Setup of lagoon:
## SevenSegmentALU
module SevenSegmentALU(
    input clk, 
    input reset,
    input onesBtn, 
    input tensBtn, 
    input hundredsBtn, 
    input sign, 
    input enter, 
    output [6:0] seg,
    output [3:0] anode 
);
    parameter DEBOUNCE_CLKS = 1000;
    wire resetPulse;
    systemResetHandler #(.DEBOUNCE_CLKS(DEBOUNCE_CLKS)) resetHandlerInstance (
        .clk(clk),
        .reset(reset),
        .resetPulse(resetPulse)
    );
    wire onesBtnPulse;
    buttonSyncPulse #(.DEBOUNCE_CLKS(DEBOUNCE_CLKS)) onesBtnGen (
        .clk(clk),
        .resetPulse(resetPulse), 
        .button(onesBtn),
        .buttonPulse(onesBtnPulse)
    );
    wire tensBtnPulse;
    buttonSyncPulse #(.DEBOUNCE_CLKS(DEBOUNCE_CLKS)) tensBtnGen (
        .clk(clk),
        .resetPulse(resetPulse), 
        .button(tensBtn),
        .buttonPulse(tensBtnPulse)
    );
    wire hundredsBtnPulse;
    buttonSyncPulse #(.DEBOUNCE_CLKS(DEBOUNCE_CLKS)) hundredsBtnGen (
        .clk(clk),
        .resetPulse(resetPulse), 
        .button(hundredsBtn),
        .buttonPulse(hundredsBtnPulse)
    );
    wire signPulse;
    buttonSyncPulse #(.DEBOUNCE_CLKS(DEBOUNCE_CLKS)) signBtnGen (
        .clk(clk),
        .resetPulse(resetPulse), 
        .button(sign),
        .buttonPulse(signPulse)
    );
    wire enterPulse;
    buttonSyncPulse #(.DEBOUNCE_CLKS(DEBOUNCE_CLKS)) enterBtnGen (
        .clk(clk),
        .resetPulse(resetPulse), 
        .button(enter),
        .buttonPulse(enterPulse)
    );
    reg [3:0] bcdOnes;
    reg [3:0] bcdTens;
    reg [3:0] bcdHundreds;
    reg [3:0] bcdThousands;
    wire numberOn; 
    wire finished; 
    reg [15:0] firstNumber;
    reg [15:0] secondNumber;
    reg [15:0] sum;
    reg [16:0] carry;
    reg [2:0] state;
    localparam STATE_INPUT_1        = 3'd0;
    localparam STATE_WAIT_1         = 3'd1;
    localparam STATE_INPUT_2        = 3'd2;
    localparam STATE_WAIT_2         = 3'd3;
    localparam STATE_CALC           = 3'd4;
    localparam STATE_UPDATE_DISPLAY = 3'd5;
    localparam STATE_DONE           = 3'd6;
    assign numberOn = (state == STATE_INPUT_2);
    assign finished = (state == STATE_DONE);
    wire [3:0] firstNumberThousandsVal  = firstNumber[15:12];
  ...
For scale: ~18 I/O pins.
Settings: LEC_CHECK=0, ABC_AREA=1, CAP_MARGIN=5, CELL_PAD_IN_SITES_GLOBAL_PLACEMENT=2, CORE_ASPECT_RATIO=1.21, CORE_MARGIN=5, CORE_UTILIZATION=30, CTS_CLUSTER_DIAMETER=305, CTS_CLUSTER_SIZE=37, GPL_TIMING_DRIVEN=1, HOLD_SLACK_MARGIN=0.08, PLACE_DENSITY_LB_ADDON=0.1, SLEW_MARGIN=5, TNS_END_PERCENT=95; clock period 3.65 ns.
run.sh (not shown) runs the stock make flow with config.mk's settings and CLKGATE_MAP_FILE=.
To summarise lagoon: no stage aborted, but the layout did not pass its checks, failing on setup timing.
Modified inputs, willow compared to lagoon
Settings: CELL_PAD_IN_SITES_GLOBAL_PLACEMENT removed (was 2); CORE_UTILIZATION changed from 30 to 72; GPL_TIMING_DRIVEN removed (was 1); PLACE_DENSITY newly set to 0.35; TNS_END_PERCENT removed (was 95); SLEW_MARGIN changed from 5 to 20; CTS_CLUSTER_SIZE removed (was 37); PLACE_DENSITY_LB_ADDON removed (was 0.1); CORE_ASPECT_RATIO removed (was 1.21); HOLD_SLACK_MARGIN removed (was 0.08); CORE_MARGIN changed from 5 to 2; CAP_MARGIN changed from 5 to 20; CTS_CLUSTER_DIAMETER removed (was 305); the clock period (ns, I/O delays scaled along) changed from 3.65 to 4.17.
## What came out
- willow ran in full, but the layout does not pass; the checks complain about setup timing.
- Cell area | willow vs lagoon | willow smaller
- Power consumption (willow / lagoon): 0.867
- For lagoon, the startpoint of the most critical setup path was secondNumber[3], unlike willow, where it was firstNumber[0].
- willow ended with more final period demand of the worst path than lagoon.
- willow against lagoon: clock transition at the registers of the reported paths stayed essentially flat; routed via count divided by cell count rose by 2.1.
- Between lagoon and willow, the worst slack on hold paths figures differ only marginally.
- willow vs lagoon, placed instance count went down by 241.
- lagoon → willow: global-route usage rose 31 points, setup slack moved down.
- willow vs lagoon: maximum number of pins on one net before global-route repair down
[inputs] amber vs willow
Settings: CTS_CLUSTER_SIZE: unset -> 100; CTS_CLUSTER_DIAMETER: unset -> 211; PLACE_DENSITY: 0.35 -> unset; the clock period (ns, I/O delays scaled along): 4.17 -> 6.93.
Results
Final critical-path share of the clock period: willow and amber compared, lower one is amber
amber has completed all stages; timing, DRC and antenna checks passed.
amber against willow: flip-flop and latch share of the layout cell area went up by 3.9 points; number of instances in the placed design saw a decrease; fraction of power consumed by the clock network shows a reduction of 0.2 points.
diff inputs: amber => raven
Settings: swapping 72 for 40 in CORE_UTILIZATION; clearing ABC_AREA, which used to be 1; clearing CTS_CLUSTER_DIAMETER, which used to be 211; clearing CTS_CLUSTER_SIZE, which used to be 100; swapping 6.93 for 6.23 in the clock period (ns, I/O delays scaled along).
[summary]
Compare raven and amber | hold slack lower: amber. Cmp raven and amber / biggest cell delay along the critical path / lower: amber. Relative to amber, the global-route met1 utilization of raven is lower by 16 points. Between amber and raven, count of inverters other than clock inverters in the layout decreased. Of raven and amber, the run reporting the higher number of fill cells in the layout was raven. [compare] base=amber new=raven: average via count per standard cell lower, fmax lost 4.1%, synthesized area moved down. Register-to-register slack on raven is down relative to amber.
Power figures rest on the tool's default switching activity, not on a simulated workload.
